run 1:
==> flow/design.v <==
`timescale 1ns / 1ps
module apb_master#(parameter addr_width =5 , data_width = 16) (
    input bit pclk,                   
    input bit preset_n,               
    input logic pready,               
    input logic transfer,             
    input logic [data_width - 1 : 0] prdata,  
    input logic [addr_width - 1 : 0] apb_paddr,  
    input logic [data_width - 1 : 0] apb_pwdata,  
    input logic apb_control,          
    output logic [addr_width - 1 : 0] paddr,  
    output logic pselx,               
    output bit penable,               
    output logic pwrite,              
    output logic [data_width - 1 : 0] pwdata,  
    output logic [data_width / 8 - 1 : 0] pstrb,  
    output logic [data_width - 1 : 0] apb_prdata  
);
localparam logic [2:0] idle   = 3'b001;  
localparam logic [2:0] setup  = 3'b010;  
localparam logic [2:0] access = 3'b100;  
logic [2:0] present_state, next_state;   
logic [data_width - 1 : 0] temp_apb_prdata;
always_ff @(posedge pclk, negedge preset_n) begin
    if (!preset_n)
        present_state <= idle;       
    else
        present_state <= next_state;  
end
always_comb begin
    case (present_state)
        idle: begin
            if (transfer) begin
                next_state = setup;
            end else begin
                next_state = idle;
            end
        end
        setup: begin
            if (transfer) begin 
                next_state = access;
            end else begin
                next_state = idle;
            end
        end
        access: begin
            if (pready == 'b1) begin
                next_state = idle;
            end else begin
                next_state = access;  
            end
        end
        default: next_state = idle;   
    endcase
end
always_comb begin
    case (present_state)
        idle: begin
            pselx   = 'b0;   
            penable = 'b0;   
        end
        setup: begin
            pselx   = 'b1;   
            penable = 'b0;   
        end
        access: begin
            pselx   = 'b1;   
            penable = 'b1;   
        end
        default: begin
            pselx   = 'b0;
            penable = 'b0;
        end
    endcase
end           
always_comb begin
    if ((present_state == setup) || (present_state == access)) begin
        paddr = apb_paddr;  
        if (apb_control) begin  
            pwdata = apb_pwdata;
        end else begin  
            pwdata = 'b0;
        end
    end else begin  
        paddr = 'b0;
        pwdata = 'b0;
    end
end
always_ff @(posedge pclk, negedge preset_n) begin
    if (!preset_n) begin
        temp_apb_prdata <= '0;
    end else if (pready && !apb_control) begin
        temp_apb_prdata <= prdata;
    end
end
always_comb begin
    if (pwrite && pselx && penable) begin
        pstrb = {data_width / 8 {1'b1}};
    end else begin
        pstrb = 'b0;  
    end
end
assign pwrite = apb_control;
assign apb_prdata=temp_apb_prdata;
endmodule
`timescale 1ns / 1ps
module apb_slave#(
    parameter addr_width = 5,
    parameter data_width = 16
)(
    input  logic pclk,
    input  logic preset_n,
    input  logic pselx,
    input  logic penable,
    input  logic pwrite,
    input  logic [addr_width - 1 : 0] paddr,
    input  logic [data_width - 1 : 0] pwdata,
    output logic [data_width - 1 : 0] apb_spwdata,
    output logic [data_width - 1 : 0] prdata,
    output logic pready
);
    logic [data_width-1:0] mem [0:2**addr_width]; 
    typedef enum logic [1:0] {
        IDLE = 2'b00,
        SETUP = 2'b01,
        ACCESS = 2'b10
    } state_t;
    state_t present_state, next_state;
    always_ff @(posedge pclk or negedge preset_n) begin
        if (!preset_n)
            present_state <= IDLE;
        else
            present_state <= next_state;
    end 
    always_comb begin
        case (present_state)
            IDLE: begin
                if (pselx && !penable)  
                    next_state = SETUP;
                else
                    next_state = IDLE;
            end
            SETUP: begin
                if (pselx && penable)  
                    next_state = ACCESS;
                else
                    next_state = IDLE;
            end
            ACCESS: begin
                if (!pselx)  
                    next_state = IDLE;
                else
                    next_state = SETUP;  
            end
            default: next_state = IDLE;
        endcase
    end
    always_ff @(posedge pclk or negedge preset_n) begin
        if (!preset_n)
            pready <= 1'b0;
        else if (present_state == ACCESS)
            pready <= 1'b1;
        else
            pready <= 1'b0;
    end
    always_ff @(posedge pclk) begin
       if (pready && pwrite) begin
            mem[paddr] <= pwdata;
            apb_spwdata <= pwdata;
        end
    end
    always_ff @(posedge pclk) begin
        if (pready && !pwrite)
            prdata <= mem[paddr];
    end
endmodule
`timescale 1ns / 1ps
module apb_wrapper#(parameter addr_width = 5, data_width = 16)(
    input bit pclk,                   
    input bit preset_n,               
    input logic transfer,  
    input logic [addr_width - 1 : 0] apb_paddr,  
    input logic [data_width - 1 : 0] apb_pwdata,  
    input logic apb_control ,         
    output logic [data_width - 1 : 0] apb_spwdata,   
    output logic [data_width - 1 : 0] apb_prdata  
    );
    logic [addr_width-1:0] paddr;
    logic pselx;
    bit penable;
    logic pwrite;
    logic [data_width-1:0] pwdata;
    logic [data_width/8-1:0] pstrb; 
    logic                    pready;
    logic [data_width -1:0]  prdata;
    apb_master #(.addr_width(addr_width), .data_width(data_width)) DUT (
        .pclk(pclk),
        .preset_n(preset_n),
        .pready(pready),
        .transfer(transfer),
        .prdata(prdata),
        .apb_paddr(apb_paddr),
        .apb_pwdata(apb_pwdata),
        .apb_control(apb_control),
        .paddr(paddr),
        .pselx(pselx),
        .penable(penable),
        .pwrite(pwrite),
        .pwdata(pwdata),
        .pstrb(pstrb),
        .apb_prdata(apb_prdata)
    );
     apb_slave #(
        .addr_width(addr_width),
        .data_width(data_width)
    ) dut (
        .pclk       (pclk),
        .preset_n   (preset_n),
        .pselx      (pselx),
        .penable    (penable),
        .pwrite     (pwrite),
        .paddr      (paddr),
        .pwdata     (pwdata),
        .apb_spwdata(apb_spwdata),
        .prdata     (prdata),
        .pready     (pready)
    );
endmodule
==> flow/config.mk <==
export PLATFORM = sky130hd
export DESIGN_NAME = apb_wrapper
export DESIGN_NICKNAME = apb_wrapper
export VERILOG_FILES = /design/flow/design.v
export SDC_FILE = /design/flow/constraint.sdc
export NUM_CORES = 4
export LEC_CHECK = 0
export CAP_MARGIN = 20
export CORE_MARGIN = 2
export CORE_UTILIZATION = 72
export PLACE_DENSITY = 0.66
export SETUP_SLACK_MARGIN = 0.53
export SLEW_MARGIN = 20
==> flow/constraint.sdc <==
create_clock -name core_clock -period 4.15 [get_ports {pclk}]
set_input_delay 0.8300 -clock core_clock [delete_from_list [all_inputs] [get_ports {pclk}]]
set_output_delay 0.8300 -clock core_clock [all_outputs]
set_load 0.01 [all_outputs]
run.sh (not shown) runs the stock make flow with config.mk's settings and CLKGATE_MAP_FILE=.
[inputs] run 2 vs run 1
- PLACE_DENSITY: 0.66 -> unset
- CORE_UTILIZATION: 72 -> 40
- SETUP_SLACK_MARGIN: 0.53 -> unset
- the clock period (ns, I/O delays scaled along): 4.15 -> 5.0
### Flow results
In the flow results for run 1 and run 2, the aggregate global-route resource usage is larger on run 1.
Run comparison: run 2 end point of the critical path dut.prdata[8]; run 1 end point of the critical path dut.prdata[1]
Run 2 vs. run 1: part of the power in combinational logic decreased 0.3 points, sequential portion of the cell area went down 1.7 points.
--- input diff run 2..run 3 ---
- CORE_UTILIZATION changed from 40 to 66
- the clock period (ns, I/O delays scaled along) changed from 5.0 to 2.45
Run 3 finished every stage; the final checks, however, were not passed, the failures being setup timing.
Sort run 2 and run 3 by critical path depth asc -> top: run 2
Final core utilization (higher): run 3
Compared with run 2, run 3 shows cell row count lower by 23%.
Portion of the clock cycle consumed by the worst path in the final layout up 36 points in run 3 wrt run 2
Run 2 ended up with more cell instances than run 3 did.
Taking run 2 as the reference point, the number of signal-net buffers in the layout of run 3 rises by 157.
Against run 2, run 3 reports a growth of design area from synthesis to finish that is higher.
Changes observed in run 3 relative to run 2: total power moved up, routability congestion estimate from global placement moved up.
#### Input delta (run 4 over run 3)
- swapping 66 for 70 in CORE_UTILIZATION
- swapping 2.45 for 4.15 in the clock period (ns, I/O delays scaled along)
### Flow results
- Finished, but not clean: run 3, with setup timing.
- In summary, run 4 completed successfully, with a layout that passed the timing, DRC and antenna checks.
- Sequential cell count of run 3 is on par with run 4.
- NOTE: global-route usage in run 4 falls short of that of run 3
- Compared with run 3, in run 4 clock network power share grew by 0.6 points; via count shrank by 6.6%; design area shrank by about 7%.
- Note that the global-route wire length before repair recorded for run 4 amounts to 0.917 times the value seen in run 3.
- Run 4 vs run 3: clock latency of the later-clocked register in the worst-skew pair down
- In run 4 relative to run 3, per-cell routed wire length had gone down slightly.
- Going from run 3 to run 4, setup slack moved up, number of post-CTS setup repair buffers moved down.
The inputs of run 5 differ from those of run 4 as listed below.
- CORE_UTILIZATION changed from 70 to 10
- the clock period (ns, I/O delays scaled along) changed from 4.15 to 5.06
Findings:
- From run 4 to run 5 the numbers moved as follows: met2 track demand over resource decreased by 42 points relative to the old numbers; routing usage on met1 decreased by 46 points relative to the old numbers; filler cell count increased by 22,019 relative to the old numbers; power decreased by 14% relative to the old numbers; final instance area increased by 3200 um2 relative to the old numbers.
The inputs of run 6 differ from those of run 5 as listed below.
- SETUP_SLACK_MARGIN now -0.2, previously not set
- CORE_UTILIZATION now 72, was 10
- the clock period (ns, I/O delays scaled along) now 2.15, was 5.06
### Flow results
Run 6 vs. run 5: chip area went down by about 90%. [compare] base=run 5 new=run 6: yosys synthesis chip area held; floorplan core density +63 points; gate count of the mapped netlist flat. Seen in the log of run 6: DPL-0033 during clock tree synthesis, after which the run never completed. Post-detailed-placement half-perimeter wirelength, run 5 and run 6: larger value in run 5. The core footprint in run 6 is 0.14 times that in run 5.
No activity file was given, so power comes from the tool's default toggle rates.
